## Remoto
module Remoto(clk,rst,entrada,comando,su,sd,suB,sdB,saida_1,saida1_1,saida2_1,soma_result_1,sinal_A,sinal_B);
Size in the first run: ~150 flip-flops, roughly 71 I/O pins.
Settings: LEC_CHECK=0, ABC_AREA=1, CAP_MARGIN=20, CORE_MARGIN=2, CORE_UTILIZATION=72, CTS_CLUSTER_SIZE=100, PLACE_DENSITY=0.39, SETUP_SLACK_MARGIN=1.1, SLEW_MARGIN=20; clock period 11.7 ns.
run.sh (not shown) runs the stock make flow with config.mk's settings and CLKGATE_MAP_FILE=.
The starting point produced a clean layout.
Rerun with:
--- a/flow/config.mk
+++ b/flow/config.mk
@@ -12,3 +12 @@
-export CTS_CLUSTER_SIZE = 100
-export PLACE_DENSITY = 0.39
-export SETUP_SLACK_MARGIN = 1.1
+export PLACE_DENSITY = 0.4
@@ -15,0 +14 @@
+export TNS_END_PERCENT = 10
==> flow/constraint.sdc (replaced) <==
create_clock -name core_clock -period 6.19 [get_ports {clk}]
set_input_delay 1.2380 -clock core_clock [delete_from_list [all_inputs] [get_ports {clk}]]
set_output_delay 1.2380 -clock core_clock [all_outputs]
set_load 0.01 [all_outputs]
Now the flow finished with setup timing left.
Wire length went up by 21%.
Area after synthesis is unchanged.
Total power went up by 96%.
Critical path depth went down by 3.
Global-route usage went up by 1.4 points.
Core utilization went up by 6.7 points.
Sequential share of layout area went down by 1.5 points.
Via count went up by 10%.
Synthesized cell count is unchanged.
Rerun with:
--- a/flow/config.mk
+++ b/flow/config.mk
@@ -8 +7,0 @@
-export ABC_AREA = 1
@@ -11,2 +10 @@
-export CORE_UTILIZATION = 72
-export PLACE_DENSITY = 0.4
+export CORE_UTILIZATION = 40
@@ -14 +11,0 @@
-export TNS_END_PERCENT = 10
==> flow/constraint.sdc (replaced) <==
create_clock -name core_clock -period 14.0 [get_ports {clk}]
set_input_delay 2.8000 -clock core_clock [delete_from_list [all_inputs] [get_ports {clk}]]
set_output_delay 2.8000 -clock core_clock [all_outputs]
set_load 0.01 [all_outputs]
After rerunning: Now the flow produced a clean layout; design area went down by 7.8%; final cell count drops by 12%; die size rises by 74%; critical path depth went down by 13; routed wire length falls by 16%; total power falls by 54%; sequential cell count is unchanged; setup slack gains 3.7 ns.
Rerun with:
--- a/flow/config.mk
+++ b/flow/config.mk
@@ -7,0 +8 @@
+export ABC_AREA = 1
@@ -8,0 +10 @@
+export CORE_ASPECT_RATIO = 0.5
@@ -10 +12,5 @@
-export CORE_UTILIZATION = 40
+export CORE_UTILIZATION = 56
+export CTS_CLUSTER_DIAMETER = 205
+export CTS_CLUSTER_SIZE = 99
+export PLACE_DENSITY = 0.46
+export SETUP_SLACK_MARGIN = -0.41
@@ -11,0 +18 @@
+export TNS_END_PERCENT = 15
=> The new run finished with timing, DRC and antenna clean; worst setup slack improves by 1.9 ns; final area grows slightly; wire length is lower by a few percent; total power is lower by a few percent; clock power shrinks by roughly a tenth; core utilization goes up by 18 points; global-route usage came out higher by 7.0 points; non-clock buffer count drops by 7; register-to-register slack improves by 0.05 ns.

Remoto again, from the RTL that the note above started with.
Settings: LEC_CHECK=0, ABC_AREA=1, CAP_MARGIN=20, CORE_MARGIN=2, CORE_UTILIZATION=56, CTS_CLUSTER_DIAMETER=381, CTS_CLUSTER_SIZE=98, PLACE_DENSITY=0.35, SETUP_SLACK_MARGIN=-0.62, SLEW_MARGIN=20, TNS_END_PERCENT=15; clock period 14.0 ns.
The baseline ran to the end with no violations.
Then changed:
Settings changed: CELL_PAD_IN_SITES_GLOBAL_PLACEMENT set to 1, CTS_CLUSTER_DIAMETER 381 to 271, CTS_CLUSTER_SIZE 98 to 99, SETUP_SLACK_MARGIN -0.62 to 3.95.
Total power grows by 2.4%.
Wire length grows by 4.3%.
Sequential share of layout area is about the same.
Setup slack gets better by 0.014 ns.
Synthesized area stays the same.
Global-route usage grows by 0.59 points.
Synthesized cell count does not change.
Hold slack gets worse by 0.0072 ns.
Cell area is about the same.
Final cell count hardly moves.
Critical path depth grows by 2.
Then changed:
Settings changed: CELL_PAD_IN_SITES_GLOBAL_PLACEMENT 1 to unset, CTS_CLUSTER_DIAMETER 271 to 381, PLACE_DENSITY 0.35 to 0.46.
Result: The new run completed with no timing, DRC or antenna violations; area after synthesis stays the same; clock power came out lower by about 4.5%; final cell count hardly moves; non-clock buffer count came out higher by 1; final area hardly moves; worst setup slack loses 0.014 ns.

Setup of quartz:
Starting RTL as in the previous note.
// Remoto
module Remoto(clk,rst,entrada,comando,su,sd,suB,sdB,saida_1,saida1_1,saida2_1,soma_result_1,sinal_A,sinal_B);
==> flow/config.mk <==
export PLATFORM = sky130hd
export DESIGN_NAME = Remoto
export DESIGN_NICKNAME = Remoto
export VERILOG_FILES = /design/flow/design.v
export SDC_FILE = /design/flow/constraint.sdc
export NUM_CORES = 4
export LEC_CHECK = 0
export ABC_AREA = 1
export CAP_MARGIN = 0
export CORE_MARGIN = 2
export CORE_UTILIZATION = 71
export CTS_CLUSTER_DIAMETER = 221
export CTS_CLUSTER_SIZE = 15
export PLACE_DENSITY_LB_ADDON = 0.11
export SLEW_MARGIN = 20
export TNS_END_PERCENT = 5
==> flow/constraint.sdc <==
create_clock -name core_clock -period 6.36 [get_ports {clk}]
set_input_delay 1.2720 -clock core_clock [delete_from_list [all_inputs] [get_ports {clk}]]
set_output_delay 1.2720 -clock core_clock [all_outputs]
set_load 0.01 [all_outputs]
Finished, but not clean: quartz, with setup timing.
Input changes introduced in sierra (baseline for comparison: quartz):
# quartz
export LEC_CHECK = 0
export ABC_AREA = 1
export CAP_MARGIN = 0
export CORE_MARGIN = 2
export CORE_UTILIZATION = 71
export CTS_CLUSTER_DIAMETER = 221
export CTS_CLUSTER_SIZE = 15
export PLACE_DENSITY_LB_ADDON = 0.11
export SLEW_MARGIN = 20
export TNS_END_PERCENT = 5
create_clock -name core_clock -period 6.36 [get_ports {clk}]
# sierra
export LEC_CHECK = 0
export ABC_AREA = 1
export CAP_MARGIN = 20
export CORE_MARGIN = 2
export CORE_UTILIZATION = 70
export CTS_CLUSTER_DIAMETER = 221
export HOLD_SLACK_MARGIN = -0.09
export SETUP_SLACK_MARGIN = 0.34
export SLEW_MARGIN = 20
create_clock -name core_clock -period 6.18 [get_ports {clk}]
### Flow results
- sierra did not finish; the tool stopped in 5_1_grt with error ODB-0269.
- When sierra is set beside quartz, its post-CTS setup buffer count turns out to be 66 larger.
- Placed cell area went up slightly going from quartz to sierra.
- Looking at standard-cell row count, sierra sits 1 higher than quartz does.
- For the die size, sierra came in about 1.4% higher than quartz did.
Changes in garnet relative to sierra:
# sierra
export LEC_CHECK = 0
export ABC_AREA = 1
export CAP_MARGIN = 20
export CORE_MARGIN = 2
export CORE_UTILIZATION = 70
export CTS_CLUSTER_DIAMETER = 221
export HOLD_SLACK_MARGIN = -0.09
export SETUP_SLACK_MARGIN = 0.34
export SLEW_MARGIN = 20
create_clock -name core_clock -period 6.18 [get_ports {clk}]
# garnet
export LEC_CHECK = 0
export CAP_MARGIN = 20
export CORE_MARGIN = 2
export CORE_UTILIZATION = 70
export CTS_CLUSTER_DIAMETER = 216
export CTS_CLUSTER_SIZE = 34
export SLEW_MARGIN = 20
create_clock -name core_clock -period 6.02 [get_ports {clk}]
Notes after the runs:
garnet: all stages done; final checks FAILED (setup timing). Share of synthesized area spent on multiplexers for garnet: 3.0 points up relative to sierra. garnet: buffer count from post-CTS setup fixing 48 below sierra. From sierra to garnet the numbers moved as follows: last weighted congestion value of the routability-driven placer went down about 3.5%, standard cell core area moved down, synthesized cell count -about 18%. Delta (garnet minus sierra): post-placement setup slack went down, cell total in the yosys stat output went down.
[inputs] willow vs garnet
# garnet
export LEC_CHECK = 0
export CAP_MARGIN = 20
export CORE_MARGIN = 2
export CORE_UTILIZATION = 70
export CTS_CLUSTER_DIAMETER = 216
export CTS_CLUSTER_SIZE = 34
export SLEW_MARGIN = 20
create_clock -name core_clock -period 6.02 [get_ports {clk}]
# willow
export LEC_CHECK = 0
export CAP_MARGIN = 20
export CORE_MARGIN = 2
export CORE_UTILIZATION = 64
export CTS_CLUSTER_SIZE = 54
export HOLD_SLACK_MARGIN = 0.29
export SETUP_SLACK_MARGIN = -0.5
export SLEW_MARGIN = 20
create_clock -name core_clock -period 6.02 [get_ports {clk}]
[summary]
Layout checks on willow: not met. Flow itself completed; violations: setup timing.
Relative to garnet, willow improves overall power consumption.
Comparing willow and garnet, the higher final instance area was measured on garnet.
Against garnet, willow comes in 0.60 ns lower on largest stage delay on the critical path.
In willow, the half-perimeter wire length of the detailed placement result came out about 2.6% below the value in garnet.
Diff garnet..willow | post-synthesis compound-gate area fraction | unchanged
willow vs. garnet: critical path depth went up by 1.
In the tables for willow and garnet, number of antenna violations at the first check in global routing reads lower with willow.
Compared willow vs garnet, and worst hold-check slack is up in willow.
Cmp willow vs garnet: slew at the pin closest to its max-slew limit lower in willow
Combinational gate area was lower in the run labelled willow.

== trial 94 ==
Remoto again, from the RTL that the note above started with.
make LEC_CHECK=0 ABC_AREA=1 CAP_MARGIN=15 CORE_MARGIN=2 CORE_UTILIZATION=72 CTS_CLUSTER_DIAMETER=346 CTS_CLUSTER_SIZE=59 GPL_ROUTABILITY_DRIVEN=0 HOLD_SLACK_MARGIN=-0.08 MAX_ROUTING_LAYER=met4 PLACE_DENSITY_LB_ADDON=0.2 SETUP_SLACK_MARGIN=0.94 SLEW_MARGIN=20 finish   # period 6.81 ns
Run status, trial 94: aborted in global routing (5_1_grt), error DPL-0038
> inputs changed (trial 94 -> build 75)
# trial 94
export LEC_CHECK = 0
export ABC_AREA = 1
export CAP_MARGIN = 15
export CORE_MARGIN = 2
export CORE_UTILIZATION = 72
export CTS_CLUSTER_DIAMETER = 346
export CTS_CLUSTER_SIZE = 59
export GPL_ROUTABILITY_DRIVEN = 0
export HOLD_SLACK_MARGIN = -0.08
export MAX_ROUTING_LAYER = met4
export PLACE_DENSITY_LB_ADDON = 0.2
export SETUP_SLACK_MARGIN = 0.94
export SLEW_MARGIN = 20
create_clock -name core_clock -period 6.81 [get_ports {clk}]
# build 75
export LEC_CHECK = 0
export CAP_MARGIN = 20
export CORE_MARGIN = 2
export CORE_UTILIZATION = 59
export SLEW_MARGIN = 20
create_clock -name core_clock -period 6.18 [get_ports {clk}]
[summary]
- Build 75 finished all stages; however, its layout fails the closing checks, the failures being negative setup slack.
- Stage in which a tool error killed trial 94: global routing (5_1_grt).
- In the tables for trial 94 and build 75, tally of unique sky130hd cells used after synthesis reads higher with build 75.
- In the flow results for trial 94 and build 75, the fraction of the mapped netlist area in compound gates is smaller on trial 94.
- Post-synth design cell area went down slightly going from trial 94 to build 75.
- On share of flip-flops with an asynchronous set or reset after synthesis, trial 94 and build 75 are neck and neck.
- Higher chip area from the yosys synthesis statistics goes to trial 94 over build 75.
- Synthesized cell count of build 75 falls short of that of trial 94 by more than 10%.
Power and IR drop assume default switching activity.
